### design/flow/design.v
`timescale 1ns/1ps
module adder_32bit (
    input wire [31:0] a,
    input wire [31:0] b,
    output wire [31:0] sum
);
    wire [31:0] p, g;
    wire [32:0] c;
    assign c[0] = 1'b0;
    wire [7:0] block_p, block_g;
    wire [8:0] block_c;
    assign block_c[0] = 1'b0;
    assign p = a ^ b;   
    assign g = a & b;   
    assign c[1] = g[0] | (p[0] & c[0]);
    assign c[2] = g[1] | (p[1] & c[1]);
    assign c[3] = g[2] | (p[2] & c[2]);
    assign c[4] = g[3] | (p[3] & c[3]);
    assign block_p[0] = p[0] & p[1] & p[2] & p[3];
    assign block_g[0] = g[3] | (p[3] & g[2]) | (p[3] & p[2] & g[1]) | (p[3] & p[2] & p[1] & g[0]);
    assign c[5] = g[4] | (p[4] & c[4]);
    assign c[6] = g[5] | (p[5] & c[5]);
    assign c[7] = g[6] | (p[6] & c[6]);
    assign c[8] = g[7] | (p[7] & c[7]);
    assign block_p[1] = p[4] & p[5] & p[6] & p[7];
    assign block_g[1] = g[7] | (p[7] & g[6]) | (p[7] & p[6] & g[5]) | (p[7] & p[6] & p[5] & g[4]);
    assign c[9]  = g[8]  | (p[8]  & c[8]);
    assign c[10] = g[9]  | (p[9]  & c[9]);
    assign c[11] = g[10] | (p[10] & c[10]);
    assign c[12] = g[11] | (p[11] & c[11]);
    assign block_p[2] = p[8] & p[9] & p[10] & p[11];
    assign block_g[2] = g[11] | (p[11] & g[10]) | (p[11] & p[10] & g[9]) | (p[11] & p[10] & p[9] & g[8]);
    assign c[13] = g[12] | (p[12] & c[12]);
    assign c[14] = g[13] | (p[13] & c[13]);
    assign c[15] = g[14] | (p[14] & c[14]);
    assign c[16] = g[15] | (p[15] & c[15]);
    assign block_p[3] = p[12] & p[13] & p[14] & p[15];
    assign block_g[3] = g[15] | (p[15] & g[14]) | (p[15] & p[14] & g[13]) | (p[15] & p[14] & p[13] & g[12]);
    assign c[17] = g[16] | (p[16] & c[16]);
    assign c[18] = g[17] | (p[17] & c[17]);
    assign c[19] = g[18] | (p[18] & c[18]);
    assign c[20] = g[19] | (p[19] & c[19]);
    assign block_p[4] = p[16] & p[17] & p[18] & p[19];
    assign block_g[4] = g[19] | (p[19] & g[18]) | (p[19] & p[18] & g[17]) | (p[19] & p[18] & p[17] & g[16]);
    assign c[21] = g[20] | (p[20] & c[20]);
    assign c[22] = g[21] | (p[21] & c[21]);
    assign c[23] = g[22] | (p[22] & c[22]);
    assign c[24] = g[23] | (p[23] & c[23]);
    assign block_p[5] = p[20] & p[21] & p[22] & p[23];
    assign block_g[5] = g[23] | (p[23] & g[22]) | (p[23] & p[22] & g[21]) | (p[23] & p[22] & p[21] & g[20]);
    assign c[25] = g[24] | (p[24] & c[24]);
    assign c[26] = g[25] | (p[25] & c[25]);
    assign c[27] = g[26] | (p[26] & c[26]);
    assign c[28] = g[27] | (p[27] & c[27]);
    assign block_p[6] = p[24] & p[25] & p[26] & p[27];
    assign block_g[6] = g[27] | (p[27] & g[26]) | (p[27] & p[26] & g[25]) | (p[27] & p[26] & p[25] & g[24]);
    assign c[29] = g[28] | (p[28] & c[28]);
    assign c[30] = g[29] | (p[29] & c[29]);
    assign c[31] = g[30] | (p[30] & c[30]);
    assign c[32] = g[31] | (p[31] & c[31]);
    assign block_p[7] = p[28] & p[29] & p[30] & p[31];
    assign block_g[7] = g[31] | (p[31] & g[30]) | (p[31] & p[30] & g[29]) | (p[31] & p[30] & p[29] & g[28]);
    assign block_c[1] = block_g[0] | (block_p[0] & block_c[0]);
    assign block_c[2] = block_g[1] | (block_p[1] & block_c[1]);
    assign block_c[3] = block_g[2] | (block_p[2] & block_c[2]);
    assign block_c[4] = block_g[3] | (block_p[3] & block_c[3]);
    assign block_c[5] = block_g[4] | (block_p[4] & block_c[4]);
    assign block_c[6] = block_g[5] | (block_p[5] & block_c[5]);
    assign block_c[7] = block_g[6] | (block_p[6] & block_c[6]);
    assign block_c[8] = block_g[7] | (block_p[7] & block_c[7]);
    assign sum = p ^ c[31:0];
endmodule
`timescale 1ns/1ps
module csa_32bit (
    input wire [31:0] a,
    input wire [31:0] b,
    input wire [31:0] c,
    output wire [31:0] sum,
    output wire [31:0] carry
);
    genvar i;
    generate
        for (i = 0; i < 32; i = i + 1) begin : csa_bit
            full_adder fa (
                .a(a[i]),
                .b(b[i]),
                .c_in(c[i]),
                .sum(sum[i]),
                .c_out(carry[i])
            );
        end
    endgenerate
endmodule
module full_adder (
    input wire a,
    input wire b,
    input wire c_in,
    output wire sum,
    output wire c_out
);
    wire xor_ab, and_ab, and_xor_cin;
    xor_gate xor1 (.a(a), .b(b), .out(xor_ab));
    xor_gate xor2 (.a(xor_ab), .b(c_in), .out(sum));
    and_gate and1 (.a(a), .b(b), .out(and_ab));
    and_gate and2 (.a(xor_ab), .b(c_in), .out(and_xor_cin));
    or_gate or1 (.a(and_ab), .b(and_xor_cin), .out(c_out));
endmodule
`timescale 1ns/1ps
module and_gate (
    input wire a,
    input wire b,
    output wire out
);
    and(out,a,b);
endmodule
module xor_gate (
    input wire a,
    input wire b,
    output wire out
);
    xor(out,a,b);
endmodule
module or_gate (
    input wire a,
    input wire b,
    output wire out
);
    or(out,a,b);
endmodule
module multiplier_16bit (
    input wire [15:0] a,
    input wire [15:0] b,
    output wire [31:0] product
);
    wire [31:0] pp [15:0];
    genvar i, j;
    generate
        for (i = 0; i < 16; i = i + 1) begin : pp_row
            for (j = 0; j < 16; j = j + 1) begin : pp_col
                wire pp_bit;
                and pp_and (pp_bit, a[j], b[i]);
                assign pp[i][j+i] = pp_bit;
            end
            if (i > 0) begin : lower_zeros
                for (j = 0; j < i; j = j + 1) begin : lz
                    assign pp[i][j] = 1'b0;
                end
            end
            if (i + 16 < 32) begin : upper_zeros
                for (j = i + 16; j < 32; j = j + 1) begin : uz
                    assign pp[i][j] = 1'b0;
                end
            end
        end
    endgenerate
    wire [31:0] s1_sum[5:0], s1_carry[5:0];
    csa_32bit csa1_0 (.a(pp[0]), .b(pp[1]), .c(pp[2]), .sum(s1_sum[0]), .carry(s1_carry[0]));
    csa_32bit csa1_1 (.a(pp[3]), .b(pp[4]), .c(pp[5]), .sum(s1_sum[1]), .carry(s1_carry[1]));
    csa_32bit csa1_2 (.a(pp[6]), .b(pp[7]), .c(pp[8]), .sum(s1_sum[2]), .carry(s1_carry[2]));
    csa_32bit csa1_3 (.a(pp[9]), .b(pp[10]), .c(pp[11]), .sum(s1_sum[3]), .carry(s1_carry[3]));
    csa_32bit csa1_4 (.a(pp[12]), .b(pp[13]), .c(pp[14]), .sum(s1_sum[4]), .carry(s1_carry[4]));
    assign s1_sum[5] = pp[15];
    assign s1_carry[5] = 32'd0;
    wire [31:0] s2_sum[3:0], s2_carry[3:0];
    csa_32bit csa2_0 (.a(s1_sum[0]), .b({s1_carry[0][30:0], 1'b0}), .c(s1_sum[1]),
                      .sum(s2_sum[0]), .carry(s2_carry[0]));
    csa_32bit csa2_1 (.a({s1_carry[1][30:0], 1'b0}), .b(s1_sum[2]), .c({s1_carry[2][30:0], 1'b0}),
                      .sum(s2_sum[1]), .carry(s2_carry[1]));
    csa_32bit csa2_2 (.a(s1_sum[3]), .b({s1_carry[3][30:0], 1'b0}), .c(s1_sum[4]),
                      .sum(s2_sum[2]), .carry(s2_carry[2]));
    csa_32bit csa2_3 (.a({s1_carry[4][30:0], 1'b0}), .b(s1_sum[5]), .c({s1_carry[5][30:0], 1'b0}),
                      .sum(s2_sum[3]), .carry(s2_carry[3]));
    wire [31:0] s3_sum[2:0], s3_carry[2:0];
    csa_32bit csa3_0 (.a(s2_sum[0]), .b({s2_carry[0][30:0], 1'b0}), .c(s2_sum[1]),
                      .sum(s3_sum[0]), .carry(s3_carry[0]));
    csa_32bit csa3_1 (.a({s2_carry[1][30:0], 1'b0}), .b(s2_sum[2]), .c({s2_carry[2][30:0], 1'b0}),
                      .sum(s3_sum[1]), .carry(s3_carry[1]));
    assign s3_sum[2] = s2_sum[3];
    assign s3_carry[2] = {s2_carry[3][30:0], 1'b0};
    wire [31:0] s4_sum[1:0], s4_carry[1:0];
    csa_32bit csa4_0 (.a(s3_sum[0]), .b({s3_carry[0][30:0], 1'b0}), .c(s3_sum[1]),
                      .sum(s4_sum[0]), .carry(s4_carry[0]));
    csa_32bit csa4_1 (.a({s3_carry[1][30:0], 1'b0}), .b(s3_sum[2]), .c(s3_carry[2]),
                      .sum(s4_sum[1]), .carry(s4_carry[1]));
    wire [31:0] final_sum, final_carry;
    csa_32bit csa_final (.a(s4_sum[0]), .b({s4_carry[0][30:0], 1'b0}), .c(s4_sum[1]),
                         .sum(final_sum), .carry(final_carry));
    wire [31:0] shifted_carry;
    assign shifted_carry = {final_carry[30:0], 1'b0};
    wire [31:0] temp_sum;
    adder_32bit final_adder1 (.a(final_sum), .b(shifted_carry), .sum(temp_sum));
    wire [31:0] shifted_carry2;
    assign shifted_carry2 = {s4_carry[1][30:0], 1'b0};
    adder_32bit final_adder2 (.a(temp_sum), .b(shifted_carry2), .sum(product));
endmodule
`timescale 1ns/1ps
module pe (
    input wire clk,
    input wire rst_n,
    input wire en,
    input wire [15:0] a_in,       
    input wire [15:0] b_in,       
    input wire [31:0] partial_sum_in,   
    input wire load_acc,          
    output reg [15:0] a_out,      
    output reg [15:0] b_out,      
    output wire [31:0] acc_out    
);
    wire [31:0] mult_result;
    wire [31:0] add_result;
    reg [31:0] accumulator;
    multiplier_16bit mult_inst (
        .a(a_in),
        .b(b_in),
        .product(mult_result)
    );
    adder_32bit add_inst (
        .a(accumulator),
        .b(mult_result),
        .sum(add_result)
    );
    always @(posedge clk or negedge rst_n) begin
        if (!rst_n) begin
            accumulator <= 32'd0;
        end else if (load_acc) begin
            accumulator <= partial_sum_in;
        end else if (en) begin
            accumulator <= add_result;
        end
    end
    always @(posedge clk or negedge rst_n) begin
        if (!rst_n) begin
            a_out <= 16'd0;
            b_out <= 16'd0;
        end else if (en) begin
            a_out <= a_in;
            b_out <= b_in;
        end
    end
    assign acc_out = accumulator;
endmodule
`timescale 1ns/1ps
module mac_array_4x4 (
    input wire clk,
    input wire rst_n,
    input wire en,
    input wire load_acc,
    input wire [15:0] a_in_0,
    input wire [15:0] a_in_1,
    input wire [15:0] a_in_2,
    input wire [15:0] a_in_3,
    input wire [15:0] b_in_0,
    input wire [15:0] b_in_1,
    input wire [15:0] b_in_2,
    input wire [15:0] b_in_3,
    input wire [511:0] partial_sum_init,
    output wire [31:0] result_0_0, result_0_1, result_0_2, result_0_3,
    output wire [31:0] result_1_0, result_1_1, result_1_2, result_1_3,
    output wire [31:0] result_2_0, result_2_1, result_2_2, result_2_3,
    output wire [31:0] result_3_0, result_3_1, result_3_2, result_3_3
);
    wire [15:0] a_wire [0:3][0:4];   
    wire [15:0] b_wire [0:4][0:3];   
    assign a_wire[0][0] = a_in_0;
    assign a_wire[1][0] = a_in_1;
    assign a_wire[2][0] = a_in_2;
    assign a_wire[3][0] = a_in_3;
    assign b_wire[0][0] = b_in_0;
    assign b_wire[0][1] = b_in_1;
    assign b_wire[0][2] = b_in_2;
    assign b_wire[0][3] = b_in_3;
    wire [31:0] acc_out [0:3][0:3];
    genvar row, col;
    generate
        for (row = 0; row < 4; row = row + 1) begin : pe_row
            for (col = 0; col < 4; col = col + 1) begin : pe_col
                pe pe_inst (
                    .clk(clk),
                    .rst_n(rst_n),
                    .en(en),
                    .a_in(a_wire[row][col]),
                    .b_in(b_wire[row][col]),
                    .partial_sum_in(partial_sum_init[(row*4+col)*32 +: 32]),
                    .load_acc(load_acc),
                    .a_out(a_wire[row][col+1]),
                    .b_out(b_wire[row+1][col]),
                    .acc_out(acc_out[row][col])
                );
            end
        end
    endgenerate
    assign result_0_0 = acc_out[0][0];
    assign result_0_1 = acc_out[0][1];
    assign result_0_2 = acc_out[0][2];
    assign result_0_3 = acc_out[0][3];
    assign result_1_0 = acc_out[1][0];
    assign result_1_1 = acc_out[1][1];
    assign result_1_2 = acc_out[1][2];
    assign result_1_3 = acc_out[1][3];
    assign result_2_0 = acc_out[2][0];
    assign result_2_1 = acc_out[2][1];
    assign result_2_2 = acc_out[2][2];
    assign result_2_3 = acc_out[2][3];
    assign result_3_0 = acc_out[3][0];
    assign result_3_1 = acc_out[3][1];
    assign result_3_2 = acc_out[3][2];
    assign result_3_3 = acc_out[3][3];
endmodule
### design/flow/run.sh
#!/bin/bash
# the make line also repeats each setting of config.mk as NAME=value (left out here)
make -C /OpenROAD-flow-scripts/flow DESIGN_CONFIG=/design/flow/config.mk WORK_HOME=/design/flow/orfs CLKGATE_MAP_FILE= finish
### design/flow/config.mk
export PLATFORM = sky130hd
export DESIGN_NAME = mac_array_4x4
export DESIGN_NICKNAME = mac_array_4x4
export VERILOG_FILES = /design/flow/design.v
export SDC_FILE = /design/flow/constraint.sdc
export NUM_CORES = 4
export LEC_CHECK = 0
export CAP_MARGIN = 15
export CORE_MARGIN = 2
export CORE_UTILIZATION = 72
export CTS_CLUSTER_SIZE = 91
export GPL_ROUTABILITY_DRIVEN = 1
export GPL_TIMING_DRIVEN = 1
export HOLD_SLACK_MARGIN = 0.17
export SETUP_SLACK_MARGIN = 0.43
export SLEW_MARGIN = 20
### design/flow/constraint.sdc
create_clock -name core_clock -period 11.8 [get_ports {clk}]
set_input_delay 2.3600 -clock core_clock [delete_from_list [all_inputs] [get_ports {clk}]]
set_output_delay 2.3600 -clock core_clock [all_outputs]
set_load 0.01 [all_outputs]
==> flow_summary.ini, run 1 <==
; implementation run metrics
[sta]
drv_slew = 0
setup_slack_ps = -2850
clock_skew_ps = 30.8
setup_viol = 111
max_freq_mhz = 68.3
post-route-period-util = 1.24
fin_setup_tns_ps = -143310
slew-limit-headroom = 0.271
post-route-min-period_ps = 14650
worst_pin_slew_ps = 1090
grt_setup_unrepaired = true
finalHoldViolCount = 0

[route]
drc = 0
wirelength_um = 505000
dr_wl_met2_um = 232000
drt_pre_antenna_iters = 6
ant_nets = 0
wl_met3_um = 51100
met1Wirelength_um = 188000
highest_layer = met5
vias = 127000
first_iter_violations = 9879
via_per_inst = 5.62
wire_per_inst_um = 22.4

[clocking]
clock_sinks = 896
clk_latency_ps = 830
numCtsBuffers = 114
clk_pin_slew_ps = 50
hold_buffers = 0
cts_tree = done
h-tree-depth = 3
cts_buffer_depth = 3
cts_root_buf = clkbuf_16

[worst_setup_path]
start_kind = input pin
r2r_cells = 43
end_kind = flip-flop
path_delay_family = adder cells
max_stage_delay_ps = 480
critPathArrivalTime_ps = 15360
crit_buf_inv = 3
timing.critical_path.mode_cell = fa_2
cp.depth = 38
endpoint = pe_row[0].pe_col[0].pe_inst.accumulator[31]
rrSetupSlack_ps = -2460
cp-startpoint = a_in_0[1]
r2r-start = pe_row[0].pe_col[2].pe_inst.b_out[0]
critPathMaxFanout = 11
worst_path_max_delay_cell = fa_1
crit_type = input pin to flip-flop
crit_required_ps = 12510
r2r-end = pe_row[1].pe_col[2].pe_inst.accumulator[31]

[place]
placed_cell_area_sq_um = 196000
dp_hpwl_um = 406000
place.port_buffers = 1155
dp_slack_ps = -4130
gp_congestion = 0.982

[synth]
syn_inst = 17800
ys_seq_frac = 0.128
ys_chip_area_sq_um = 175000
fa_ha_area_frac = 0.534
fp_nets = 23500
synth-xor-area-share = 0.00240
most_common_cell = inv_1
synth-edff-count = 0
async_flop_share = 1.00
postSynthAreaPerCell_sq_um = 9.86
largest_area_cell = fa_1
synth_flops = 896
synthTopLogicFamily = adder cells
top_area_frac = 0.461
ys_cells = 17800
yosys.area_share.simple = 0.166
ys_warn_count = 3
topCellsByArea = fa_1 (46%), and2_1 (14%), dfrtp_1 (13%), inv_1 (9.6%), ha_1 (7.3%)
ys_types = 24
ys_sh_aoi = 0.0293
mux_share = 0.0257
synth_area_sq_um = 175000
yosys_most_used_dff = dfrtp_1
common_cells = inv_1 (4471), fa_1 (4032), and2_1 (3920), nand2_1 (1158), ha_1 (1024)

[cells_and_area]
final_area_sq_um = 203000
syn2layout_area_growth_pct = 15.6
fillerInstances = 14500
layout.nets = 24900
register_area_sq_um = 22500
logic_area_sq_um = 136000

[global_route]
antenna_found_initial = 57
grt_util_all_layers = 0.427
grt_pass1_vias = 141000
grt_max_degree = 197
gr-total-overflow = 0
grt_pass1_wl_um = 806000

[hold_path]
hold-path-cell-count = 2
worstHoldStart = pe_row[1].pe_col[2].pe_inst.accumulator[26]
hold-path-endpoint = pe_row[1].pe_col[2].pe_inst.accumulator[26]
worstHoldPathType = flip-flop to flip-flop

[die]
io_pins = 1156
die-area_sq_um = 247000
rows = 181
die_h_um = 497
die_w_um = 497
fp.coreArea_sq_um = 243000
fp_util = 0.723

[status]
outcome = complete, but fails checks
violations = setup timing

[flow_run]
warnings = 87
drv_cap = 0
[repair_timing]
| item | 4_1_cts | 5_1_grt |
|---|---|---|
| buffers inserted | 43 | 20 |
| resized | 606 | 313 |
| endpoints found under the hold margin | 0 | 0 |
| pin swaps | 219 | 144 |
| gates cloned | 2 | 0 |
| setup endpoints to repair | 153 | 150 |
[metal layers]
layer  track usage  vias up
met3         0.103     1437
li1              -    53800
met4         0.233       44
met1         0.563    65400
met5             0        -
met2         0.662     5962
[final cells by class]
type	instances	area share
clock inverters	60	0.00429
repair buffers	2095	0.0943
inverters	4471	0.0829
multi-input cells	11600	0.671
diodes	26	0.000321
clock buffers	150	0.0161
well taps	3202	0.0198
flip-flops and latches	896	0.111
[metrics by stage]
stage	cells	util	hold WS, ps
2_1_floorplan	17800	-	561
3_3_place_gp	22200	0.808	547
3_5_place_dp	22200	0.808	557
4_1_cts	22500	0.831	576
5_1_grt	22500	0.835	600
6_report	22500	0.835	571
==> inputs of run 2 (changes only) <==
CAP_MARGIN = 20   (was 15)
CORE_UTILIZATION = 40   (was 72)
CTS_CLUSTER_SIZE = not set   (was 91)
GPL_ROUTABILITY_DRIVEN = not set   (was 1)
GPL_TIMING_DRIVEN = not set   (was 1)
HOLD_SLACK_MARGIN = not set   (was 0.17)
SETUP_SLACK_MARGIN = not set   (was 0.43)
clock period = 27.5 ns   (was 11.8 ns; I/O delays follow)
==> run 2 against run 1 <==
Effect of this change:
- the run now finishes clean
- core utilization fell by 38 points
- via count is 6.3% lower
- worst setup slack improved by 11000 ps
- non-clock buffer count fell by 642
- count of clock-buffer cells in the layout up 25
- first-iteration DRC count shrank 40%
- global-route usage fell by 19 points
- synthesized cell count unchanged
- clock skew grew 44 ps
- die area up 79%
- worst hold slack worse by 66 ps
==> flow_summary.ini, run 2 <==
; implementation run metrics
[status]
outcome = complete, no violations

[place]
place.port_buffers = 1155
dp_cells = 24200
gp_congestion = 0.907
dp_slack_ps = 6950
dp_hpwl_um = 412000

[sta]
setup_viol = 0
fin_setup_tns_ps = 0
post-route-period-util = 0.711
drv_slew = 0
clock_skew_ps = 74.9
worst_pin_slew_ps = 1070
setup_slack_ps = 7940
finalHoldViolCount = 0
max_freq_mhz = 51.1
slew-limit-headroom = 0.283
post-route-min-period_ps = 19560
grt_setup_unrepaired = false

[worst_setup_path]
start_kind = input pin
r2r_cells = 39
timing.critical_path.mode_cell = fa_1
end_kind = flip-flop
r2r-start = pe_row[0].pe_col[2].pe_inst.b_out[5]
endpoint = pe_row[0].pe_col[1].pe_inst.accumulator[31]
cp.depth = 42
worst_path_max_delay_cell = clkdlybuf4s50_1
cp-startpoint = b_in_1[0]
critPathMaxFanout = 17
crit_type = input pin to flip-flop
r2r-end = pe_row[1].pe_col[2].pe_inst.accumulator[31]
critPathArrivalTime_ps = 20380
rrSetupSlack_ps = 11680
crit_buf_inv = 6
crit_required_ps = 28320
max_stage_delay_ps = 870
path_delay_family = adder cells

[route]
via_per_inst = 4.85
first_iter_violations = 5885
wire_per_inst_um = 21.0
vias = 119000
ant_nets = 0
drt_pre_antenna_iters = 6
drc = 0
wirelength_um = 514000

[clocking]
post-cts-setup-buffers = 0
cts_resized = 0
numCtsBuffers = 136
h-tree-depth = 4
cts_root_buf = clkbuf_16
cts_tree = done
clk_pin_slew_ps = 60
cts_buffer_depth = 4
clk_latency_ps = 900
hold_buffers = 0
clock_sinks = 896

[hold_path]
hold-path-endpoint = pe_row[3].pe_col[1].pe_inst.a_out[9]
hold-path-cell-count = 1
worstHoldPathType = flip-flop to flip-flop
worstHoldStart = pe_row[3].pe_col[1].pe_inst.a_out[9]

[synth]
top_area_frac = 0.461
synthTopLogicFamily = adder cells
yosys_most_used_dff = dfrtp_1
ys_warn_count = 3
ys_chip_area_sq_um = 175000
most_common_cell = inv_1
mux_share = 0.0257
syn_inst = 17800
yosys.area_share.simple = 0.166
synth-edff-count = 0
fp_nets = 23500
ys_cells = 17800
common_cells = inv_1 (4471), fa_1 (4032), and2_1 (3920), nand2_1 (1158), ha_1 (1024)
topCellsByArea = fa_1 (46%), and2_1 (14%), dfrtp_1 (13%), inv_1 (9.6%), ha_1 (7.3%)
ys_seq_frac = 0.128
synth_flops = 896
fa_ha_area_frac = 0.534
async_flop_share = 1.00
ys_types = 24
postSynthAreaPerCell_sq_um = 9.86
ys_sh_aoi = 0.0293
synth-xor-area-share = 0.00240
largest_area_cell = fa_1
synth_area_sq_um = 175000

[die]
die-area_sq_um = 443000
io_pins = 1156
fp_util = 0.401
die_h_um = 666
die_w_um = 666
fp.coreArea_sq_um = 437000
rows = 243

[cells_and_area]
syn2layout_area_growth_pct = 12.7
layout.nets = 24300
final_util = 0.452
finalNonFillerCells = 24500

[global_route]
grt_util_all_layers = 0.241
antenna_found_initial = 62
grt_max_degree = 188
grt_pass1_wl_um = 816000
grt_pass1_vias = 131000
gr-total-overflow = 0

[flow_run]
warnings = 51
drv_cap = 0
[run 2: final cells by class]
type | instances | area (sq um)
antenna | 39 | 97.6
clock buffer | 175 | 3780
clock inverter | 64 | 772
fill | 42000 | 240000
inverter | 4471 | 16800
multi-input combinational | 11600 | 133000
sequential | 896 | 22400
tap | 5757 | 7200
timing repair buffer | 1453 | 13900
[run 2: through the flow]
stage	hold WS (ps)	instance area, sq um
finish	505	198000
global route	521	198000
CTS	508	197000
detailed placement	497	193000
global placement	491	193000
floorplan	561	175000
[run 2: per-layer routing]
| metal | GRT usage | part of all wire | vias to the layer above | routed length [um] |
|---|---|---|---|---|
| li1 | - | - | 52700 | - |
| met1 | 0.323 | 0.43 | 62800 | 221000 |
| met2 | 0.403 | 0.48 | 2568 | 248000 |
| met3 | 0.0383 | 0.053 | 568 | 27200 |
| met4 | 0.0708 | 0.035 | 22 | 17900 |
| met5 | 0 | 0.00029 | - | 151 |
==> inputs of run 3 (changes only) <==
CORE_ASPECT_RATIO = 0.86   (was not set)
CORE_UTILIZATION = 51   (was 40)
GPL_TIMING_DRIVEN = 1   (was not set)
MAX_ROUTING_LAYER = met5   (was not set)
MIN_ROUTING_LAYER = met2   (was not set)
PLACE_DENSITY_LB_ADDON = 0.18   (was not set)
SETUP_SLACK_MARGIN = 0.72   (was not set)
clock period = 26.0 ns   (was 27.5 ns; I/O delays follow)
==> run 3 against run 2 <==
Effect of this change:
- synthesized cell count is the same
- worst hold slack gained 11 ps
- clock skew grew 25 ps
- largest cell class unchanged
- final cell count shrank 4.5%
- via count grew 38%
- non-clock buffer count shrank 13
- sequential share of layout area grew 0.098 points
==> flow_summary.ini, run 3 <==
; implementation run metrics
[status]
outcome = complete, no violations

[sta]
max_freq_mhz = 51.7
setup_viol = 0
fin_setup_tns_ps = 0
setup_slack_ps = 6670
worst_pin_slew_ps = 1300
post-route-min-period_ps = 19330
grt_setup_unrepaired = false
finalHoldViolCount = 0
post-route-period-util = 0.744
clock_skew_ps = 100
drv_slew = 0
slew-limit-headroom = 0.134

[hold_path]
worstHoldPathType = flip-flop to flip-flop
hold-path-endpoint = pe_row[0].pe_col[2].pe_inst.a_out[1]
hold-path-cell-count = 1
worstHoldStart = pe_row[0].pe_col[2].pe_inst.a_out[1]

[synth]
synthTopLogicFamily = adder cells
topCellsByArea = fa_1 (46%), and2_1 (14%), dfrtp_1 (13%), inv_1 (9.6%), ha_1 (7.3%)
ys_types = 24
mux_share = 0.0257
synth-edff-count = 0
ys_seq_frac = 0.128
most_common_cell = inv_1
syn_inst = 17800
postSynthAreaPerCell_sq_um = 9.86
ys_warn_count = 3
fp_nets = 23500
common_cells = inv_1 (4471), fa_1 (4032), and2_1 (3920), nand2_1 (1158), ha_1 (1024)
synth_area_sq_um = 175000
ys_chip_area_sq_um = 175000
synth_flops = 896
async_flop_share = 1.00
top_area_frac = 0.461
synth-xor-area-share = 0.00240
ys_cells = 17800
largest_area_cell = fa_1
yosys.area_share.simple = 0.166
yosys_most_used_dff = dfrtp_1
fa_ha_area_frac = 0.534
ys_sh_aoi = 0.0293

[route]
drt_pre_antenna_iters = 10
vias = 164000
drc = 0
via_per_inst = 7.01
wire_per_inst_um = 22.3
wirelength_um = 520000
first_iter_violations = 23200
ant_nets = 0

[worst_setup_path]
end_kind = flip-flop
cp-startpoint = b_in_2[5]
crit_required_ps = 26830
max_stage_delay_ps = 1010
critPathArrivalTime_ps = 20160
start_kind = input pin
crit_type = input pin to flip-flop
r2r-start = pe_row[3].pe_col[2].pe_inst.a_out[7]
r2r-end = pe_row[3].pe_col[3].pe_inst.accumulator[31]
path_delay_family = adder cells
timing.critical_path.mode_cell = fa_1
endpoint = pe_row[0].pe_col[2].pe_inst.accumulator[31]
cp.depth = 41
crit_buf_inv = 5
rrSetupSlack_ps = 9970
r2r_cells = 40
worst_path_max_delay_cell = clkdlybuf4s50_1
critPathMaxFanout = 17

[clocking]
hold_buffers = 0
cts_buffer_depth = 4
numCtsBuffers = 120
clock_sinks = 896
post-cts-setup-buffers = 0
clk_pin_slew_ps = 60
cts_resized = 0
cts_root_buf = clkbuf_16
h-tree-depth = 3
cts_tree = done
clk_latency_ps = 1000

[global_route]
grt_max_degree = 205
grt_util_all_layers = 0.457
grt_pass1_wl_um = 816000
antenna_found_initial = 44
gr-total-overflow = 0
grt_pass1_vias = 200000

[die]
fp_util = 0.513
die_w_um = 636
io_pins = 1156
die-area_sq_um = 348000
fp.coreArea_sq_um = 342000
rows = 199
die_h_um = 548

[cells_and_area]
layout.nets = 24300
register_area_sq_um = 22400
syn2layout_area_growth_pct = 11.8
finalNonFillerCells = 23400
fillerInstances = 30200
logic_area_sq_um = 133000

[place]
place.port_buffers = 1155
dp_hpwl_um = 395000
dp_cells = 23000
gp_congestion = 0.992
dp_slack_ps = 5970

[flow_run]
warnings = 67
drv_cap = 0
[run 3: layout make-up]
| cell class | count | share of cell area |
|---|---|---|
| Multi-Input combinational cell | 11600 | 0.677 |
| Sequential cell | 896 | 0.114 |
| Inverter | 4471 | 0.0857 |
| Timing Repair Buffer | 1440 | 0.0702 |
| Tap cell | 4522 | 0.0289 |
| Clock buffer | 163 | 0.0175 |
| Clock inverter | 54 | 0.00347 |
| Antenna cell | 218 | 0.00278 |
[run 3: through the flow]
step | utilization | hold slack [ps] | area, sq um
floorplan | - | 561 | 175000
global placement | 0.559 | 491 | 191000
detailed placement | 0.559 | 503 | 191000
CTS | 0.571 | 516 | 195000
global route | 0.572 | 535 | 196000
finish | 0.573 | 516 | 196000
[run 3: routing by layer]
metal / vias up / part of all wire / global-route usage
met3: 4388 / 0.43 / 0.639
met1: 61700 / 0 / -
li1: 52500 / - / -
met4: 299 / 0.085 / 0.0831
met5: - / 0.021 / 0.321
met2: 45100 / 0.46 / 0.501
==> inputs of run 4 (changes only) <==
CORE_ASPECT_RATIO = not set   (was 0.86)
CORE_UTILIZATION = 72   (was 51)
CTS_CLUSTER_DIAMETER = 71   (was not set)
GPL_TIMING_DRIVEN = not set   (was 1)
MAX_ROUTING_LAYER = not set   (was met5)
MIN_ROUTING_LAYER = not set   (was met2)
PLACE_DENSITY = 0.41   (was not set)
PLACE_DENSITY_LB_ADDON = not set   (was 0.18)
SETUP_SLACK_MARGIN = not set   (was 0.72)
clock period = 9.18 ns   (was 26.0 ns; I/O delays follow)
==> run 4 against run 3 <==
Effect of this change:
- the layout now fails its checks (setup timing)
- via count is 23% lower
- count of clock-buffer cells in the layout grew 10
- die area decreased by 29%
- largest cell class unchanged
==> flow_summary.ini, run 4 <==
; implementation run metrics
[status]
outcome = complete, but fails checks
violations = setup timing

[flow_run]
drv_cap = 0
warnings = 79

[worst_setup_path]
crit_required_ps = 9920
max_stage_delay_ps = 540
r2r-end = pe_row[1].pe_col[2].pe_inst.accumulator[31]
start_kind = input pin
path_delay_family = adder cells
crit_type = input pin to flip-flop
critPathArrivalTime_ps = 14770
r2r_cells = 42
crit_buf_inv = 6
end_kind = flip-flop
critPathMaxFanout = 6
cp.depth = 42
timing.critical_path.mode_cell = fa_2
r2r-start = pe_row[0].pe_col[2].pe_inst.b_out[2]
worst_path_max_delay_cell = fa_1
rrSetupSlack_ps = -4550
endpoint = pe_row[0].pe_col[3].pe_inst.accumulator[31]
cp-startpoint = b_in_3[0]

[sta]
setup_viol = 219
drv_slew = 0
max_freq_mhz = 71.3
clock_skew_ps = 42.0
post-route-period-util = 1.53
worst_pin_slew_ps = 1230
finalHoldViolCount = 0
setup_slack_ps = -4850
fin_setup_tns_ps = -527760
post-route-min-period_ps = 14030
slew-limit-headroom = 0.180
grt_setup_unrepaired = true

[synth]
synthTopLogicFamily = adder cells
ys_types = 24
yosys.area_share.simple = 0.166
async_flop_share = 1.00
ys_seq_frac = 0.128
common_cells = inv_1 (4471), fa_1 (4032), and2_1 (3920), nand2_1 (1158), ha_1 (1024)
synth_area_sq_um = 175000
ys_sh_aoi = 0.0293
yosys_most_used_dff = dfrtp_1
fa_ha_area_frac = 0.534
most_common_cell = inv_1
ys_warn_count = 3
ys_cells = 17800
ys_chip_area_sq_um = 175000
postSynthAreaPerCell_sq_um = 9.86
top_area_frac = 0.461
fp_nets = 23500
mux_share = 0.0257
synth-edff-count = 0
topCellsByArea = fa_1 (46%), and2_1 (14%), dfrtp_1 (13%), inv_1 (9.6%), ha_1 (7.3%)
syn_inst = 17800
synth_flops = 896
synth-xor-area-share = 0.00240
largest_area_cell = fa_1

[place]
place.port_buffers = 1155
dp_slack_ps = -6260
gp_congestion = 0.997
placed_cell_area_sq_um = 197000
dp_hpwl_um = 408000
dp_cells = 22300

[clocking]
cts_buffer_depth = 3
cts_tree = done
cts_root_buf = clkbuf_16
h-tree-depth = 4
clk_latency_ps = 850
numCtsBuffers = 137
clk_pin_slew_ps = 50
clock_sinks = 896

[global_route]
grt_pass1_vias = 142000
antenna_found_initial = 56
grt_util_all_layers = 0.429
grt_max_degree = 213
grt_pass1_wl_um = 808000
gr-total-overflow = 0

[die]
rows = 181
fp_util = 0.723
fp.coreArea_sq_um = 243000
die_h_um = 497
die-area_sq_um = 247000
io_pins = 1156
die_w_um = 497

[route]
vias = 127000
drc = 0
wire_per_inst_um = 22.3
wirelength_um = 505000
via_per_inst = 5.60
drt_pre_antenna_iters = 6
first_iter_violations = 9630
ant_nets = 0

[cells_and_area]
layout.nets = 25000
finalNonFillerCells = 22700
fillerInstances = 14200
syn2layout_area_growth_pct = 16.5
final_area_sq_um = 204000

[hold_path]
hold-path-endpoint = pe_row[2].pe_col[0].pe_inst.accumulator[21]
worstHoldStart = pe_row[2].pe_col[0].pe_inst.accumulator[21]
hold-path-cell-count = 2
worstHoldPathType = flip-flop to flip-flop
## run 4: timing repair
item | 4_1_cts | 5_1_grt
setup buffers | 44 | 15
gates resized | 858 | 378
endpoints found under the setup margin | 235 | 233
hold buffers | 0 | 0
pin swaps | 208 | 122
cloned | 0 | 0
## run 4: area by class of cell
type | instances | area (sq um) | area share
Antenna cell | 26 | 65.1 | 0.000319
Clock buffer | 173 | 3800 | 0.0186
Clock inverter | 71 | 807 | 0.00395
Inverter | 4471 | 16800 | 0.0823
Multi-Input combinational cell | 11600 | 136000 | 0.668
Sequential cell | 896 | 22500 | 0.110
Tap cell | 3202 | 4010 | 0.0196
Timing Repair Buffer | 2200 | 19900 | 0.0974
## run 4: per-stage QoR
| stage | hold slack [ps] | utilization |
|---|---|---|
| 2_1_floorplan | 561 | - |
| 3_3_place_gp | 554 | 0.812 |
| 3_5_place_dp | 562 | 0.812 |
| 4_1_cts | 566 | 0.837 |
| 5_1_grt | 585 | 0.841 |
| 6_report | 564 | 0.842 |
## run 4: metal layers
layer,global-route usage,part of all wire,wire length (um),vias to the layer above
met5,0,0.00035,179,-
met1,0.561,0.37,186000,65700
met3,0.111,0.10,51100,1311
met2,0.663,0.46,233000,5815
li1,-,-,-,54100
met4,0.236,0.067,34000,30
==> inputs of run 5 (changes only) <==
CORE_MARGIN = 5   (was 2)
CORE_UTILIZATION = 17   (was 72)
CTS_CLUSTER_DIAMETER = not set   (was 71)
GPL_ROUTABILITY_DRIVEN = 1   (was not set)
GPL_TIMING_DRIVEN = 1   (was not set)
HOLD_SLACK_MARGIN = 0.17   (was not set)
PLACE_DENSITY = not set   (was 0.41)
SETUP_SLACK_MARGIN = 0.43   (was not set)
clock period = 17.7 ns   (was 9.18 ns; I/O delays follow)
==> run 5 against run 4 <==
Effect of this change:
- now clean on timing, DRC and antenna
- area after synthesis unchanged
- worst hold slack got worse by 55 ps
- register-to-register slack improved by 6500 ps
- critical path depth unchanged
- largest cell class unchanged
- synthesized cell count unchanged
- global-route usage decreased by 30 points
- non-clock buffer count decreased by 569
- via count decreased by 4.0%
- clock skew increased by 81 ps
- wire length increased by 31%
- highest routed layer unchanged
==> flow_summary.ini, run 5 <==
; implementation run metrics
[synth]
common_cells = inv_1 (4471), fa_1 (4032), and2_1 (3920), nand2_1 (1158), ha_1 (1024)
synth-xor-area-share = 0.00240
most_common_cell = inv_1
ys_seq_frac = 0.128
ys_chip_area_sq_um = 175000
mux_share = 0.0257
synth_area_sq_um = 175000
async_flop_share = 1.00
syn_inst = 17800
ys_cells = 17800
topCellsByArea = fa_1 (46%), and2_1 (14%), dfrtp_1 (13%), inv_1 (9.6%), ha_1 (7.3%)
yosys.area_share.simple = 0.166
top_area_frac = 0.461
fa_ha_area_frac = 0.534
postSynthAreaPerCell_sq_um = 9.86
synth-edff-count = 0
synth_flops = 896
fp_nets = 23500
yosys_most_used_dff = dfrtp_1
ys_types = 24
ys_warn_count = 3
ys_sh_aoi = 0.0293
synthTopLogicFamily = adder cells
largest_area_cell = fa_1

[global_route]
antenna_found_initial = 111
gr-total-overflow = 0
grt_pass1_wl_um = 974000
grt_max_degree = 221
grt_pass1_vias = 139000
grt_util_all_layers = 0.126

[place]
dp_cells = 32300
gp_congestion = 0.879
place.port_buffers = 1155
dp_hpwl_um = 557000

[clocking]
clock_sinks = 896
h-tree-depth = 4
numCtsBuffers = 157
clk_pin_slew_ps = 50
cts_tree = done
cts_root_buf = clkbuf_16
clk_latency_ps = 1010
cts_buffer_depth = 5

[sta]
post-route-min-period_ps = 17010
clock_skew_ps = 123
post-route-period-util = 0.961
worst_pin_slew_ps = 1140
slew-limit-headroom = 0.238
setup_viol = 0
whs_ps = 509
grt_setup_unrepaired = true
max_freq_mhz = 58.8
drv_slew = 0
finalHoldViolCount = 0

[die]
fp_util = 0.170
io_pins = 1156
die-area_sq_um = 1050000
fp.coreArea_sq_um = 1030000
die_w_um = 1030
rows = 373
die_h_um = 1030

[route]
drc = 0
vias = 122000
drt_pre_antenna_iters = 6
ant_nets = 0
first_iter_violations = 5518
via_per_inst = 3.73
wire_per_inst_um = 20.2
wirelength_um = 661000

[worst_setup_path]
crit_required_ps = 18460
critPathArrivalTime_ps = 17770
r2r_cells = 41
r2r-start = pe_row[2].pe_col[3].pe_inst.b_out[0]
start_kind = input pin
cp-startpoint = a_in_2[8]
max_stage_delay_ps = 570
end_kind = flip-flop
critPathMaxFanout = 2
path_delay_family = adder cells
timing.critical_path.mode_cell = fa_1
endpoint = pe_row[2].pe_col[0].pe_inst.accumulator[31]
rrSetupSlack_ps = 1950
cp.depth = 42
crit_type = input pin to flip-flop
crit_buf_inv = 7
worst_path_max_delay_cell = fa_1
r2r-end = pe_row[3].pe_col[3].pe_inst.accumulator[31]

[hold_path]
hold-path-endpoint = pe_row[0].pe_col[1].pe_inst.b_out[8]
worstHoldPathType = flip-flop to flip-flop
hold-path-cell-count = 1
worstHoldStart = pe_row[0].pe_col[1].pe_inst.b_out[8]

[cells_and_area]
syn2layout_area_growth_pct = 19.8
finalNonFillerCells = 32700
layout.nets = 24500
final_util = 0.204

[status]
outcome = complete, no violations

[flow_run]
drv_cap = 0
warnings = 51
[run 5: stage by stage]
stage	TNS (ps)	instance area, sq um	setup WS (ps)
3_5_place_dp	-5070	204000	-735
5_1_grt	0	210000	318
3_3_place_gp	-3770	204000	-534
4_1_cts	0	210000	474
2_1_floorplan	0	175000	776
6_report	0	210000	690
[run 5: final cells by class]
cell class	instances	area [sq um]
clock buffers	193	4280
repair buffers	1631	15500
clock inverters	73	883
inverters	4471	16800
diodes	87	218
well taps	13700	17100
flip-flops and latches	896	22400
fillers	112000	820000
multi-input cells	11600	133000
[run 5: metal layers]
| layer | part of all wire | global-route usage |
|---|---|---|
| met1 | 0.42 | 0.158 |
| met2 | 0.49 | 0.217 |
| met3 | 0.043 | 0.0184 |
| met4 | 0.050 | 0.0536 |
| met5 | 0.00025 | 0 |
[run 5: what timing repair did]
action                                  CTS  global route
buffers inserted                          0             1
hold buffers                              0             0
resized                                   0            55
endpoints found under the setup margin    0             9
==> inputs of run 6 (changes only) <==
CORE_MARGIN = 2   (was 5)
CORE_UTILIZATION = 72   (was 17)
CTS_CLUSTER_SIZE = 66   (was not set)
HOLD_SLACK_MARGIN = -0.09   (was 0.17)
clock period = 12.5 ns   (was 17.7 ns; I/O delays follow)
==> run 6 against run 5 <==
Effect of this change:
- the layout now fails its checks (setup timing)
- sequential cell count stayed put
- global-route usage is 30 points higher
- clock skew is 91 ps lower
==> flow_summary.ini, run 6 <==
; implementation run metrics
[status]
outcome = complete, but fails checks
violations = setup timing

[synth]
synth_flops = 896
synth-edff-count = 0
largest_area_cell = fa_1
common_cells = inv_1 (4471), fa_1 (4032), and2_1 (3920), nand2_1 (1158), ha_1 (1024)
ys_seq_frac = 0.128
topCellsByArea = fa_1 (46%), and2_1 (14%), dfrtp_1 (13%), inv_1 (9.6%), ha_1 (7.3%)
async_flop_share = 1.00
ys_types = 24
ys_cells = 17800
ys_sh_aoi = 0.0293
most_common_cell = inv_1
fa_ha_area_frac = 0.534
synth_area_sq_um = 175000
fp_nets = 23500
syn_inst = 17800
ys_chip_area_sq_um = 175000
postSynthAreaPerCell_sq_um = 9.86
ys_warn_count = 3
synth-xor-area-share = 0.00240
mux_share = 0.0257
yosys.area_share.simple = 0.166
synthTopLogicFamily = adder cells
yosys_most_used_dff = dfrtp_1
top_area_frac = 0.461

[place]
place.port_buffers = 1155
gp_congestion = 0.998
dp_slack_ps = -3490
placed_cell_area_sq_um = 196000
dp_hpwl_um = 405000

[cells_and_area]
logic_area_sq_um = 136000
register_area_sq_um = 22500
syn2layout_area_growth_pct = 15.4
final_area_sq_um = 202000
layout.nets = 24800
fillerInstances = 14600

[die]
io_pins = 1156
die_h_um = 497
die-area_sq_um = 247000
rows = 181
die_w_um = 497
fp_util = 0.723
fp.coreArea_sq_um = 243000

[worst_setup_path]
end_kind = flip-flop
endpoint = pe_row[1].pe_col[0].pe_inst.accumulator[31]
critPathArrivalTime_ps = 15440
crit_buf_inv = 8
start_kind = input pin
timing.critical_path.mode_cell = fa_2
max_stage_delay_ps = 570
critPathMaxFanout = 3
worst_path_max_delay_cell = fa_1
cp.depth = 44
crit_type = input pin to flip-flop
r2r-start = pe_row[1].pe_col[1].pe_inst.a_out[7]
crit_required_ps = 13210
cp-startpoint = a_in_1[7]
r2r_cells = 43
r2r-end = pe_row[1].pe_col[2].pe_inst.accumulator[31]
path_delay_family = adder cells
rrSetupSlack_ps = -1710

[clocking]
cts_buffer_depth = 3
hold_buffers = 0
clk_pin_slew_ps = 60
numCtsBuffers = 114
clock_sinks = 896
clk_latency_ps = 830
h-tree-depth = 3
cts_tree = done
cts_root_buf = clkbuf_16

[global_route]
grt_max_degree = 231
grt_pass1_vias = 140000
gr-total-overflow = 0
grt_pass1_wl_um = 797000
antenna_found_initial = 37
grt_util_all_layers = 0.422

[flow_run]
drv_cap = 0
warnings = 73

[sta]
slew-limit-headroom = 0.241
setup_viol = 84
finalHoldViolCount = 0
post-route-period-util = 1.18
setup_slack_ps = -2240
post-route-min-period_ps = 14740
grt_setup_unrepaired = true
worst_pin_slew_ps = 1140
max_freq_mhz = 67.9
drv_slew = 0
clock_skew_ps = 32.6

[route]
drc = 0
via_per_inst = 5.59
wirelength_um = 498000
vias = 126000
first_iter_violations = 9721
drt_pre_antenna_iters = 6
wire_per_inst_um = 22.1
ant_nets = 0

[hold_path]
worstHoldStart = pe_row[1].pe_col[2].pe_inst.accumulator[25]
worstHoldPathType = flip-flop to flip-flop
hold-path-endpoint = pe_row[1].pe_col[2].pe_inst.accumulator[25]
hold-path-cell-count = 2
==> run 6: final cells by class <==
class / instances / share of cell area
antenna: 21 / 0.000260
timing repair buffer: 2039 / 0.0930
tap: 3202 / 0.0198
clock inverter: 70 / 0.00398
multi-input combinational: 11600 / 0.673
clock buffer: 142 / 0.0155
sequential: 896 / 0.111
inverter: 4471 / 0.0830
==> run 6: what timing repair did <==
| item | CTS | global route |
|---|---|---|
| buffers inserted | 48 | 21 |
| pin swaps | 233 | 132 |
| endpoints found under the setup margin | 124 | 119 |
| endpoints found under the hold margin | 0 | 0 |
| gates cloned | 2 | 1 |
| gates resized | 670 | 281 |
==> run 6: stage by stage <==
stage	hold slack, ps	TNS [ps]	utilization	cells
2_1_floorplan	561	-82630	-	17800
3_3_place_gp	550	-163090	0.807	22200
3_5_place_dp	557	-178480	0.807	22200
4_1_cts	577	-80850	0.830	22400
5_1_grt	604	-102670	0.834	22500
6_report	569	-79960	0.834	22500
==> run 6: per-layer routing <==
metal  part of all wire  track usage  vias up
li1                   -            -    53700
met2               0.46        0.650     5722
met1               0.37        0.554    64900
met4              0.066        0.232       24
met5            0.00035            0        -
met3               0.10        0.108     1289
==> inputs of run 7 (changes only) <==
CORE_UTILIZATION = 66   (was 72)
CTS_CLUSTER_SIZE = 60   (was 66)
GPL_ROUTABILITY_DRIVEN = not set   (was 1)
GPL_TIMING_DRIVEN = not set   (was 1)
HOLD_SLACK_MARGIN = not set   (was -0.09)
MAX_ROUTING_LAYER = met4   (was not set)
SETUP_SLACK_MARGIN = not set   (was 0.43)
clock period = 15.0 ns   (was 12.5 ns; I/O delays follow)
==> run 7 against run 6 <==
Effect of this change:
- first-iteration DRC count fell by 19%
- final cell count rose by 0.29%
- via count fell by 2.5%
- worst hold slack improved by 2.3 ps
- count of clock-buffer cells in the layout rose by 12
- the layout still fails its checks (setup timing)
- sequential cell count did not move
- sequential share of layout area rose by 0.20 points
==> flow_summary.ini, run 7 <==
; implementation run metrics
[status]
outcome = complete, but fails checks
violations = setup timing

[clocking]
cts_buffer_depth = 4
hold_buffers = 0
cts_tree = done
cts_root_buf = clkbuf_16
clock_sinks = 896
h-tree-depth = 3
clk_pin_slew_ps = 70
clk_latency_ps = 920
numCtsBuffers = 121

[die]
fp_util = 0.662
rows = 189
die_h_um = 519
die_w_um = 519
die-area_sq_um = 270000
fp.coreArea_sq_um = 265000
io_pins = 1156

[hold_path]
hold-path-cell-count = 1
worstHoldPathType = flip-flop to flip-flop
worstHoldStart = pe_row[3].pe_col[2].pe_inst.a_out[6]
hold-path-endpoint = pe_row[3].pe_col[2].pe_inst.a_out[6]

[synth]
yosys_most_used_dff = dfrtp_1
synth_flops = 896
ys_chip_area_sq_um = 175000
synth-edff-count = 0
syn_inst = 17800
synthTopLogicFamily = adder cells
async_flop_share = 1.00
fa_ha_area_frac = 0.534
fp_nets = 23500
mux_share = 0.0257
ys_cells = 17800
most_common_cell = inv_1
synth-xor-area-share = 0.00240
postSynthAreaPerCell_sq_um = 9.86
ys_warn_count = 3
topCellsByArea = fa_1 (46%), and2_1 (14%), dfrtp_1 (13%), inv_1 (9.6%), ha_1 (7.3%)
top_area_frac = 0.461
ys_seq_frac = 0.128
common_cells = inv_1 (4471), fa_1 (4032), and2_1 (3920), nand2_1 (1158), ha_1 (1024)
yosys.area_share.simple = 0.166
ys_sh_aoi = 0.0293
ys_types = 24
largest_area_cell = fa_1
synth_area_sq_um = 175000

[worst_setup_path]
r2r-start = pe_row[0].pe_col[2].pe_inst.b_out[0]
rrSetupSlack_ps = 140
crit_type = input pin to flip-flop
r2r-end = pe_row[1].pe_col[2].pe_inst.accumulator[31]
max_stage_delay_ps = 570
critPathMaxFanout = 5
endpoint = pe_row[0].pe_col[2].pe_inst.accumulator[31]
start_kind = input pin
end_kind = flip-flop
crit_required_ps = 15820
timing.critical_path.mode_cell = fa_2
crit_buf_inv = 7
cp-startpoint = b_in_2[1]
critPathArrivalTime_ps = 16070
path_delay_family = adder cells
worst_path_max_delay_cell = fa_1
r2r_cells = 43
cp.depth = 43

[sta]
setup_slack_ps = -257
setup_viol = 7
slew-limit-headroom = 0.167
whs_ps = 571
post-route-min-period_ps = 15260
worst_pin_slew_ps = 1250
finalHoldViolCount = 0
grt_setup_unrepaired = true
clock_skew_ps = 50.5
drv_slew = 0
post-route-period-util = 1.02
max_freq_mhz = 65.5

[place]
dp_hpwl_um = 402000
placed_cell_area_sq_um = 193000
gp_congestion = 0.978
place.port_buffers = 1155
dp_cells = 22300

[cells_and_area]
final_area_sq_um = 198000
layout.nets = 24600
syn2layout_area_growth_pct = 13.3
final_util = 0.750
finalNonFillerCells = 22500

[route]
first_iter_violations = 7918
wirelength_um = 493000
highest_layer = met4
via_per_inst = 5.43
ant_nets = 0
drc = 0
vias = 122000
drt_pre_antenna_iters = 6
dr_wl_met2_um = 227000
wl_met3_um = 43400
met1Wirelength_um = 201000
wire_per_inst_um = 21.9

[global_route]
grt_pass1_wl_um = 787000
grt_util_all_layers = 0.395
gr-total-overflow = 0
grt_pass1_vias = 135000
grt_max_degree = 229
antenna_found_initial = 47

[flow_run]
drv_cap = 0
warnings = 72
[run 7: final cells by class]
class	instances	area, sq um
Inverter	4471	16800
Clock inverter	68	835
Multi-Input combinational cell	11600	134000
Tap cell	3533	4420
Timing Repair Buffer	1757	16300
Sequential cell	896	22500
Clock buffer	154	3310
Antenna cell	27	67.6
Fill cell	19300	66200
[run 7: what timing repair did]
item	in CTS	in global routing
setup buffers	12	18
pin swaps	81	124
gates resized	232	317
endpoints found under the setup margin	25	32
gates cloned	1	0
[run 7: through the flow]
step	setup slack [ps]	setup TNS, ps
floorplan	-420	-4420
global placement	-1460	-30690
detailed placement	-1600	-34710
CTS	-295	-1390
global route	-516	-3830
finish	-257	-623
[run 7: per-layer routing]
metal / GRT usage / up-vias
met5: - / -
met4: 0.136 / 0
met3: 0.0848 / 896
met2: 0.598 / 4500
met1: 0.534 / 63900
li1: - / 53100
==> inputs of run 8 (changes only) <==
ABC_AREA = 1   (was not set)
CAP_MARGIN = 5   (was 20)
CORE_UTILIZATION = 72   (was 66)
CTS_CLUSTER_DIAMETER = 251   (was not set)
CTS_CLUSTER_SIZE = 15   (was 60)
MAX_ROUTING_LAYER = not set   (was met4)
PLACE_DENSITY_LB_ADDON = 0.01   (was not set)
SETUP_SLACK_MARGIN = -1.04   (was not set)
TNS_END_PERCENT = 40   (was not set)
clock period = 10.6 ns   (was 15.0 ns; I/O delays follow)
==> run 8 against run 7 <==
Effect of this change:
- critical endpoint is now pe_row[2].pe_col[0].pe_inst.accumulator[31]
- area after synthesis increased by 2.4%
- register-to-register slack got worse by 3100 ps
- largest cell class unchanged
- still fails the layout checks on setup timing
- first-iteration DRC count increased by 85%
- cell area increased by 3.0%
- global-route usage increased by 6.2 points
==> flow_summary.ini, run 8 <==
; implementation run metrics
[status]
outcome = complete, but fails checks
violations = setup timing

[synth]
synth_flops = 896
synth-edff-count = 0
common_cells = inv_1 (8540), nand2_1 (4837), fa_1 (4032), clkbuf_1 (1086), ha_1 (1024)
ys_chip_area_sq_um = 179000
synth_area_sq_um = 179000
syn_inst = 21700
ys_seq_frac = 0.125
most_common_cell = inv_1
ys_types = 25
mux_share = 0.00803
fa_ha_area_frac = 0.521
fp_nets = 27400
ys_warn_count = 3
ys_cells = 21700
top_area_frac = 0.450
largest_area_cell = fa_1
ys_sh_aoi = 0.0314
yosys.area_share.simple = 0.106
async_flop_share = 1.00
synthTopLogicFamily = adder cells
topCellsByArea = fa_1 (45%), inv_1 (18%), dfrtp_1 (12%), nand2_1 (10%), ha_1 (7.1%)
postSynthAreaPerCell_sq_um = 8.27
synth-xor-area-share = 0.00195
yosys_most_used_dff = dfrtp_1

[global_route]
grt_max_degree = 182
gr-total-overflow = 0
grt_pass1_vias = 152000
grt_util_all_layers = 0.457
met2_usage = 0.685
antenna_found_initial = 63
globalRoute.busiestLayer = met2
grtUsageMet1 = 0.568
grt_pass1_wl_um = 864000
grtUsageMet3 = 0.131

[worst_setup_path]
critPathMaxFanout = 2
crit_type = input pin to flip-flop
r2r-end = pe_row[3].pe_col[1].pe_inst.accumulator[31]
path_delay_family = adder cells
end_kind = flip-flop
endpoint = pe_row[2].pe_col[0].pe_inst.accumulator[31]
max_stage_delay_ps = 570
crit_buf_inv = 6
timing.critical_path.mode_cell = fa_2
r2r-start = pe_row[3].pe_col[0].pe_inst.a_out[7]
r2r_cells = 44
start_kind = input pin
rrSetupSlack_ps = -3000
cp.depth = 42
critPathArrivalTime_ps = 14900
crit_required_ps = 11260
cp-startpoint = a_in_2[10]
worst_path_max_delay_cell = fa_1

[die]
fp_util = 0.723
die_h_um = 503
die-area_sq_um = 253000
die_w_um = 503
fp.coreArea_sq_um = 248000
io_pins = 1156
rows = 183

[cells_and_area]
final_area_sq_um = 204000
layout.nets = 28500
final_util = 0.823
fillerInstances = 15700
syn2layout_area_growth_pct = 13.9

[route]
drc = 0
first_iter_violations = 14700
ant_nets = 0
vias = 140000
wirelength_um = 556000
via_per_inst = 5.37
drt_pre_antenna_iters = 6
wire_per_inst_um = 21.3

[sta]
setup_viol = 153
slew-limit-headroom = 0.0996
post-route-min-period_ps = 14240
drv_slew = 0
finalHoldViolCount = 0
worst_pin_slew_ps = 1350
clock_skew_ps = 38.9
grt_setup_unrepaired = true
post-route-period-util = 1.34
max_freq_mhz = 70.2
whs_ps = 535
fin_setup_tns_ps = -260450
setup_slack_ps = -3640

[clocking]
hold_buffers = 0
numCtsBuffers = 69
clock_sinks = 896
cts_buffer_depth = 3
cts_tree = done
h-tree-depth = 3
clk_pin_slew_ps = 70
clk_latency_ps = 790
cts_root_buf = clkbuf_16

[place]
gp_congestion = 1.03
place.port_buffers = 1155
dp_hpwl_um = 455000
placed_cell_area_sq_um = 201000

[hold_path]
hold-path-cell-count = 1
hold-path-endpoint = pe_row[0].pe_col[3].pe_inst.b_out[15]
worstHoldPathType = flip-flop to flip-flop
worstHoldStart = pe_row[0].pe_col[3].pe_inst.b_out[15]

[flow_run]
drv_cap = 0
warnings = 57
run 8: area by class of cell:
cell class,instances,area [sq um],share of cell area
Multi-Input combinational cell,11000,123000,0.602
Inverter,8543,32100,0.157
Sequential cell,896,22500,0.110
Timing Repair Buffer,2259,20600,0.101
Tap cell,3330,4170,0.0204
Clock buffer,72,1800,0.00882
Antenna cell,40,100,0.000490
Clock inverter,4,75.1,0.000367
run 8: what timing repair did:
item,in CTS,in global routing
setup endpoints to repair,126,123
cloned,1,0
buffers inserted,29,8
pin swaps,218,171
gates resized,724,291
run 8: stage by stage:
| step | cells | setup slack [ps] |
|---|---|---|
| 4_1_cts | 26100 | -3730 |
| 2_1_floorplan | 21700 | -4030 |
| 3_3_place_gp | 26000 | -4820 |
| 5_1_grt | 26100 | -3870 |
| 6_report | 26200 | -3640 |
| 3_5_place_dp | 26000 | -4920 |
run 8: layer usage:
metal,share of wire,up-vias
met5,0.00050,-
met4,0.094,46
met3,0.12,1921
met2,0.44,8039
met1,0.34,69800
li1,-,60600
==> inputs of run 9 (changes only) <==
ABC_AREA = not set   (was 1)
CAP_MARGIN = 20   (was 5)
CELL_PAD_IN_SITES_DETAIL_PLACEMENT = 1   (was not set)
CELL_PAD_IN_SITES_GLOBAL_PLACEMENT = 2   (was not set)
CORE_MARGIN = 7   (was 2)
CORE_UTILIZATION = 40   (was 72)
CTS_CLUSTER_DIAMETER = 226   (was 251)
CTS_CLUSTER_SIZE = 13   (was 15)
GPL_ROUTABILITY_DRIVEN = 1   (was not set)
MAX_ROUTING_LAYER = met4   (was not set)
PLACE_DENSITY_LB_ADDON = 0.24   (was 0.01)
SETUP_SLACK_MARGIN = not set   (was -1.04)
SLEW_MARGIN = 0   (was 20)
TNS_END_PERCENT = 50   (was 40)
clock period = 28.3 ns   (was 10.6 ns; I/O delays follow)
==> run 9 against run 8 <==
Effect of this change:
- the run now finishes clean
- clock skew increased by 40 ps
- wire length rose by 0.27%
- final cell count down 6.9%
- via count decreased by 15%
- sequential cell count is the same
- non-clock buffer count shrank 768
- highest routed layer is now met4
==> flow_summary.ini, run 9 <==
; implementation run metrics
[synth]
synthTopLogicFamily = adder cells
synth_flops = 896
synth_area_sq_um = 175000
mux_share = 0.0257
synth-xor-area-share = 0.00240
largest_area_cell = fa_1
ys_chip_area_sq_um = 175000
syn_inst = 17800
synth-edff-count = 0
ys_warn_count = 3
postSynthAreaPerCell_sq_um = 9.86
async_flop_share = 1.00
top_area_frac = 0.461
most_common_cell = inv_1
ys_types = 24
ys_seq_frac = 0.128
fp_nets = 23500
topCellsByArea = fa_1 (46%), and2_1 (14%), dfrtp_1 (13%), inv_1 (9.6%), ha_1 (7.3%)
common_cells = inv_1 (4471), fa_1 (4032), and2_1 (3920), nand2_1 (1158), ha_1 (1024)
ys_sh_aoi = 0.0293
yosys.area_share.simple = 0.166
fa_ha_area_frac = 0.534
yosys_most_used_dff = dfrtp_1
ys_cells = 17800

[sta]
finalHoldViolCount = 0
clock_skew_ps = 78.9
setup_slack_ps = 8410
post-route-period-util = 0.703
grt_setup_unrepaired = false
drv_slew = 0
setup_viol = 0
fin_setup_tns_ps = 0
max_freq_mhz = 50.3
post-route-min-period_ps = 19890
worst_pin_slew_ps = 1100
slew-limit-headroom = 0.266

[worst_setup_path]
r2r-start = pe_row[0].pe_col[2].pe_inst.b_out[3]
rrSetupSlack_ps = 12500
cp.depth = 42
crit_required_ps = 29080
crit_type = input pin to flip-flop
start_kind = input pin
timing.critical_path.mode_cell = fa_1
endpoint = pe_row[0].pe_col[2].pe_inst.accumulator[31]
worst_path_max_delay_cell = clkdlybuf4s50_1
critPathMaxFanout = 17
critPathArrivalTime_ps = 20670
end_kind = flip-flop
r2r_cells = 40
crit_buf_inv = 6
r2r-end = pe_row[1].pe_col[2].pe_inst.accumulator[31]
max_stage_delay_ps = 800
path_delay_family = adder cells
cp-startpoint = b_in_2[0]

[route]
wire_per_inst_um = 22.9
highest_layer = met4
vias = 119000
drc = 0
drt_pre_antenna_iters = 5
wirelength_um = 558000
wl_met3_um = 22400
first_iter_violations = 4812
dr_wl_met2_um = 276000
ant_nets = 0
met1Wirelength_um = 243000
via_per_inst = 4.90

[clocking]
hold_buffers = 0
cts_tree = done
cts_root_buf = clkbuf_16
clk_pin_slew_ps = 80
h-tree-depth = 3
clock_sinks = 896
cts_buffer_depth = 4
numCtsBuffers = 83
cts_resized = 0
post-cts-setup-buffers = 0
clk_latency_ps = 880

[cells_and_area]
syn2layout_area_growth_pct = 11.6
layout.nets = 24300
fillerInstances = 48900
final_area_sq_um = 196000

[die]
die_w_um = 676
io_pins = 1156
die-area_sq_um = 457000
fp.coreArea_sq_um = 435000
fp_util = 0.402
rows = 242
die_h_um = 676

[global_route]
grt_util_all_layers = 0.257
grt_pass1_vias = 138000
grt_pass1_wl_um = 871000
gr-total-overflow = 0
grt_max_degree = 184
antenna_found_initial = 78

[hold_path]
hold-path-endpoint = pe_row[3].pe_col[0].pe_inst.a_out[6]
worstHoldPathType = flip-flop to flip-flop
hold-path-cell-count = 1
worstHoldStart = pe_row[3].pe_col[0].pe_inst.a_out[6]

[flow_run]
warnings = 50
drv_cap = 0

[place]
place.port_buffers = 1155
placed_cell_area_sq_um = 193000
dp_slack_ps = 7520
gp_congestion = 0.867
dp_hpwl_um = 452000

[status]
outcome = complete, no violations
## run 9: stage by stage
step                      hold slack [ps]   util  cells
after floorplan                       561      -  17800
after global placement                491  0.444  24200
after detailed placement              498  0.444  24200
after CTS                             516  0.449  24300
after global routing                  527  0.449  24300
final                                 510  0.449  24400
## run 9: metal layers
| metal | up-vias | track usage |
|---|---|---|
| li1 | 52500 | - |
| met1 | 64500 | 0.339 |
| met5 | - | - |
| met3 | 466 | 0.0260 |
| met4 | 0 | 0.0615 |
| met2 | 1904 | 0.431 |
## run 9: cell type report
class	count	area, sq um	area share
Multi-Input combinational cell	11600	133000	0.679
Antenna cell	44	110	0.000563
Inverter	4471	16800	0.0858
Timing Repair Buffer	1491	14200	0.0725
Tap cell	5734	7170	0.0367
Sequential cell	896	22400	0.115
Clock inverter	6	85.1	0.000435
Clock buffer	89	2110	0.0108
